==> flow/design.v <==
module S_AXI_LITE#(
		parameter integer S_AXI_LITE_SIZE = 5,
		parameter integer S_AXI_DATA_SIZE = 32 
		)(
		input S_AXI_ACLK,
		input S_AXI_ARESETN,
        input  [ 31 : 0] S_AXI_LITE_ARADDR,
        output S_AXI_LITE_ARREADY,
        input  S_AXI_LITE_ARVALID,
        output S_AXI_LITE_RVALID,
        input  S_AXI_LITE_RREADY,
        output [S_AXI_DATA_SIZE - 1: 0] S_AXI_LITE_RDATA,
        input  [ 31 : 0] S_AXI_LITE_AWADDR,
        output S_AXI_LITE_AWREADY,
        input  S_AXI_LITE_AWVALID,
        input  S_AXI_LITE_WVALID,
        output S_AXI_LITE_WREADY,
        input  [S_AXI_DATA_SIZE - 1: 0] S_AXI_LITE_WDATA,
        output S_AXI_LITE_BVALID,
        input S_AXI_LITE_BREADY
		);
		reg [S_AXI_DATA_SIZE - 1: 0] axi_reg0;
		reg [S_AXI_DATA_SIZE - 1: 0] axi_reg1;
		reg [S_AXI_DATA_SIZE - 1: 0] axi_reg2;
		reg [S_AXI_DATA_SIZE - 1: 0] axi_reg3;
		reg [S_AXI_DATA_SIZE - 1: 0] axi_reg4;
		reg [S_AXI_DATA_SIZE - 1: 0] axi_reg5;
        reg [ 31 : 0] axi_araddr ;
        reg [ 31 : 0] axi_awaddr ;
        reg [S_AXI_DATA_SIZE - 1: 0] axi_wdata;
        reg [S_AXI_DATA_SIZE - 1: 0] axi_rdata;
        reg awready;
        reg wready;
        reg awlatch;
        reg bvalid;
        reg axi_wen;
        reg axi_wack;
        reg arready;
        reg rvalid;
        reg axi_rvalid;
        assign S_AXI_LITE_AWREADY = awready;
        assign S_AXI_LITE_WREADY  = wready;
        assign S_AXI_LITE_BVALID = bvalid;
        assign S_AXI_LITE_ARREADY = arready;
        assign S_AXI_LITE_RVALID = axi_rvalid;
        assign S_AXI_LITE_RDATA = axi_rdata;
        always@(posedge S_AXI_ACLK)
          if(S_AXI_ARESETN == 'b0)
            bvalid <= 0;
          else if(S_AXI_LITE_BREADY && ~bvalid)
            bvalid <= 'b1;
          else
            bvalid <= 'b0;
        always@(posedge S_AXI_ACLK)
          if(S_AXI_ARESETN == 'b0)
            awready <= 'b0;
          else if(S_AXI_LITE_AWVALID && S_AXI_LITE_WVALID && ~awready)
            awready <= 'b1;
          else if(wready)
            awready <= 'b0;
          else
            awready <= awready;
        always@(posedge S_AXI_ACLK)
            if(S_AXI_ARESETN == 'b0)
                axi_awaddr <= 0;
            else if (awready)
                axi_awaddr <= S_AXI_LITE_AWADDR;
            else
                axi_awaddr <= axi_awaddr;
        always@(posedge S_AXI_ACLK)
          if(S_AXI_ARESETN == 'b0)
            wready <= 0;
          else if(S_AXI_LITE_WVALID && ~wready && awready)
            wready <= 'b1;
          else
            wready <= 'b0;
        always@(posedge S_AXI_ACLK)
          if(S_AXI_ARESETN == 'b0) begin
            axi_wdata <= 0;
            axi_wen <= 0;
          end else if(awready && wready) begin
            axi_wdata <= S_AXI_LITE_WDATA;
            axi_wen <= 'b1;
          end else if(axi_wen)
            axi_wen <= 'b0;
          else begin
            axi_wdata <= axi_wdata;
            axi_wen <= axi_wen;
          end
        always@(posedge S_AXI_ACLK)
          if(S_AXI_ARESETN == 'b0)begin
		    axi_reg0 <= 0;
		    axi_reg1 <= 0;
		    axi_reg2 <= 0;
		    axi_reg3 <= 0;
		    axi_reg4 <= 0;
		    axi_reg5 <= 0;
		  end else if (axi_awaddr[ S_AXI_LITE_SIZE - 1 :0] == 5'd0)begin
            if(axi_wen) begin
             axi_reg0<= axi_wdata;
             axi_wack <= 'b1;
            end else begin
             axi_reg0<= axi_reg0;
             axi_wack <= 'b0;
            end
		  end else if (axi_awaddr[ S_AXI_LITE_SIZE - 1 :0] == 5'd4)begin
            if(axi_wen) begin
             axi_reg1<= axi_wdata;
             axi_wack <= 'b1;
            end else begin
             axi_reg1<= axi_reg1;
             axi_wack <= 'b0;
            end
		  end else if (axi_awaddr[ S_AXI_LITE_SIZE - 1 :0] == 5'd8)begin
            if(axi_wen) begin
             axi_reg2<= axi_wdata;
             axi_wack <= 'b1;
            end else begin
             axi_reg2<= axi_reg2;
             axi_wack <= 'b0;
            end
		  end else if (axi_awaddr[ S_AXI_LITE_SIZE - 1 :0] == 5'd12)begin
            if(axi_wen) begin
             axi_reg3<= axi_wdata;
             axi_wack <= 'b1;
            end else begin
             axi_reg3<= axi_reg3;
             axi_wack <= 'b0;
            end
		  end else if (axi_awaddr[ S_AXI_LITE_SIZE - 1 :0] == 5'd16)begin
            if(axi_wen) begin
             axi_reg4<= axi_wdata;
             axi_wack <= 'b1;
            end else begin
             axi_reg4<= axi_reg4;
             axi_wack <= 'b0;
            end
		  end else if (axi_awaddr[ S_AXI_LITE_SIZE - 1 :0] == 5'd20)begin
            if(axi_wen) begin
             axi_reg5<= axi_wdata;
             axi_wack <= 'b1;
            end else begin
             axi_reg5<= axi_reg5;
             axi_wack <= 'b0;
            end
		  end
        always@(posedge  S_AXI_ACLK)
          if(S_AXI_ARESETN == 'b0)
            arready <= 'b0;
          else if(S_AXI_LITE_ARVALID && ~arready)
            arready <= 'b1;
          else
            arready <= 'b0;
        always@(posedge S_AXI_ACLK)
          if(S_AXI_ARESETN == 'b0)
            axi_araddr <= 0;
          else if(arready)
            axi_araddr <= S_AXI_LITE_ARADDR;
          else
            axi_araddr <= axi_araddr;
        always@(posedge  S_AXI_ACLK)
          if(S_AXI_ARESETN == 'b0)
            rvalid <= 'b0;
          else if(arready && S_AXI_LITE_RREADY && ~rvalid)
            rvalid <= 'b1;
          else
            rvalid <= 'b0;
        always@(posedge S_AXI_ACLK)
          if(S_AXI_ARESETN == 'b0)begin
            axi_rvalid <= 'b0;
            axi_rdata <= 'b0;
		  end else if(axi_araddr[ S_AXI_LITE_SIZE - 1 :0] == 5'd0)begin
            if(rvalid)begin
              axi_rdata <= axi_reg0;
              axi_rvalid <= 'b1;
            end else begin
              axi_rvalid <= 'b0;
              axi_rdata <= axi_rdata;
            end
		  end else if(axi_araddr[ S_AXI_LITE_SIZE - 1 :0] == 5'd4)begin
            if(rvalid)begin
              axi_rdata <= axi_reg1;
              axi_rvalid <= 'b1;
            end else begin
              axi_rvalid <= 'b0;
              axi_rdata <= axi_rdata;
            end
		  end else if(axi_araddr[ S_AXI_LITE_SIZE - 1 :0] == 5'd8)begin
            if(rvalid)begin
              axi_rdata <= axi_reg2;
              axi_rvalid <= 'b1;
            end else begin
              axi_rvalid <= 'b0;
              axi_rdata <= axi_rdata;
            end
		  end else if(axi_araddr[ S_AXI_LITE_SIZE - 1 :0] == 5'd12)begin
            if(rvalid)begin
              axi_rdata <= axi_reg3;
              axi_rvalid <= 'b1;
            end else begin
              axi_rvalid <= 'b0;
              axi_rdata <= axi_rdata;
            end
		  end else if(axi_araddr[ S_AXI_LITE_SIZE - 1 :0] == 5'd16)begin
            if(rvalid)begin
              axi_rdata <= axi_reg4;
              axi_rvalid <= 'b1;
            end else begin
              axi_rvalid <= 'b0;
              axi_rdata <= axi_rdata;
            end
		  end else if(axi_araddr[ S_AXI_LITE_SIZE - 1 :0] == 5'd20)begin
            if(rvalid)begin
              axi_rdata <= axi_reg5;
              axi_rvalid <= 'b1;
            end else begin
              axi_rvalid <= 'b0;
              axi_rdata <= axi_rdata;
            end
			end else begin
              axi_rvalid <= 'b0;
              axi_rdata <= axi_rdata;
            end
endmodule
Settings: LEC_CHECK=0, ABC_AREA=0, CAP_MARGIN=35, CELL_PAD_IN_SITES_DETAIL_PLACEMENT=1, CELL_PAD_IN_SITES_GLOBAL_PLACEMENT=2, CORE_ASPECT_RATIO=0.56, CORE_MARGIN=7, CORE_UTILIZATION=40, CTS_CLUSTER_DIAMETER=354, GPL_ROUTABILITY_DRIVEN=0, GPL_TIMING_DRIVEN=0, MAX_ROUTING_LAYER=met4, MIN_ROUTING_LAYER=met2, SETUP_SLACK_MARGIN=0.67, SLEW_MARGIN=30, TNS_END_PERCENT=25; clock period 3.36 ns.
run.sh (not shown) runs the stock make flow with config.mk's settings and CLKGATE_MAP_FILE=.
Edit:
- ABC_AREA: 0 -> unset
- CAP_MARGIN: 35 -> 20
- CELL_PAD_IN_SITES_DETAIL_PLACEMENT: 1 -> unset
- CELL_PAD_IN_SITES_GLOBAL_PLACEMENT: 2 -> unset
- CORE_ASPECT_RATIO: 0.56 -> unset
- CORE_MARGIN: 7 -> 2
- CORE_UTILIZATION: 40 -> 35
- CTS_CLUSTER_DIAMETER: 354 -> unset
- GPL_ROUTABILITY_DRIVEN: 0 -> unset
- GPL_TIMING_DRIVEN: 0 -> unset
- MAX_ROUTING_LAYER: met4 -> unset
- MIN_ROUTING_LAYER: met2 -> unset
- SETUP_SLACK_MARGIN: 0.67 -> unset
- SLEW_MARGIN: 30 -> 20
- TNS_END_PERCENT: 25 -> unset
- clock period: 3.36 -> 2.64 ns (I/O delays scaled with it)
Hold slack degrades by 0.0077 ns.
Total power increases by a quarter to a third.
Die size climbs slightly.
Via count fell by a quarter to a third.
Setup slack got worse by 0.20 ns.
Count of clock-buffer cells in the layout is higher by 5.
Register-to-register slack degrades by 0.15 ns.
Utilization falls by 6.4 points.
Combinational power came out higher slightly.
Synthesized area does not change.
Cell area rises slightly.
Edit:
- CORE_UTILIZATION: 35 -> 71
- CTS_CLUSTER_DIAMETER: unset -> 27
- SETUP_SLACK_MARGIN: unset -> 0.51
- clock period: 2.64 -> 1.74 ns (I/O delays scaled with it)
The changed run did not get past clock tree synthesis (4_1_cts).
Die area decreases by about 50%.
Synthesized area stays the same.
Synthesized cell count stays the same.
Edit:
- CORE_UTILIZATION: 71 -> 66
- CTS_CLUSTER_DIAMETER: 27 -> unset
- SETUP_SLACK_MARGIN: 0.51 -> unset
- clock period: 1.74 -> 2.2 ns (I/O delays scaled with it)
After rerunning: Now the flow produced a clean layout; area after synthesis does not change; die size goes up by 7.3%; synthesized cell count stays the same.
Edit:
- CORE_UTILIZATION: 66 -> 70
- CTS_CLUSTER_DIAMETER: unset -> 104
- CTS_CLUSTER_SIZE: unset -> 21
- clock period: 2.2 -> 1.56 ns (I/O delays scaled with it)
Outcome: The new run finished but failed the layout checks on setup timing; cell area came out higher by 2.9%; via count came out higher by 4.8%; clock-buffer cell count came out lower by 17; critical path depth came out higher by 6; core utilization came out higher by 6.6 points; global-route usage came out higher by 2.5 points; power came out higher by 16%; setup slack degrades by 0.22 ns; sequential share of layout area came out lower by 1.1 points; routed wire length came out higher by 7.6%.
Edit:
- CELL_PAD_IN_SITES_GLOBAL_PLACEMENT: unset -> 1
- CORE_UTILIZATION: 70 -> 40
- CTS_CLUSTER_DIAMETER: 104 -> unset
- CTS_CLUSTER_SIZE: 21 -> unset
- TNS_END_PERCENT: unset -> 5
- clock period: 1.56 -> 4.0 ns (I/O delays scaled with it)
What happened:
- The changed run finished clean
- power is lower by about 50%
- synthesized area stays the same
- global-route usage shrinks by 13 points
- routed wire length rose by about 5%
- die area is higher by 72%
- sequential share of layout area went up by 0.95 points
- worst hold slack is better by 0.080 ns
- final area fell by 2.5%
- setup slack improves by 1.5 ns
- critical path depth drops by 3
- first-iteration DRC count went down by 42%
Power figures rest on the tool's default switching activity, not on a simulated workload.
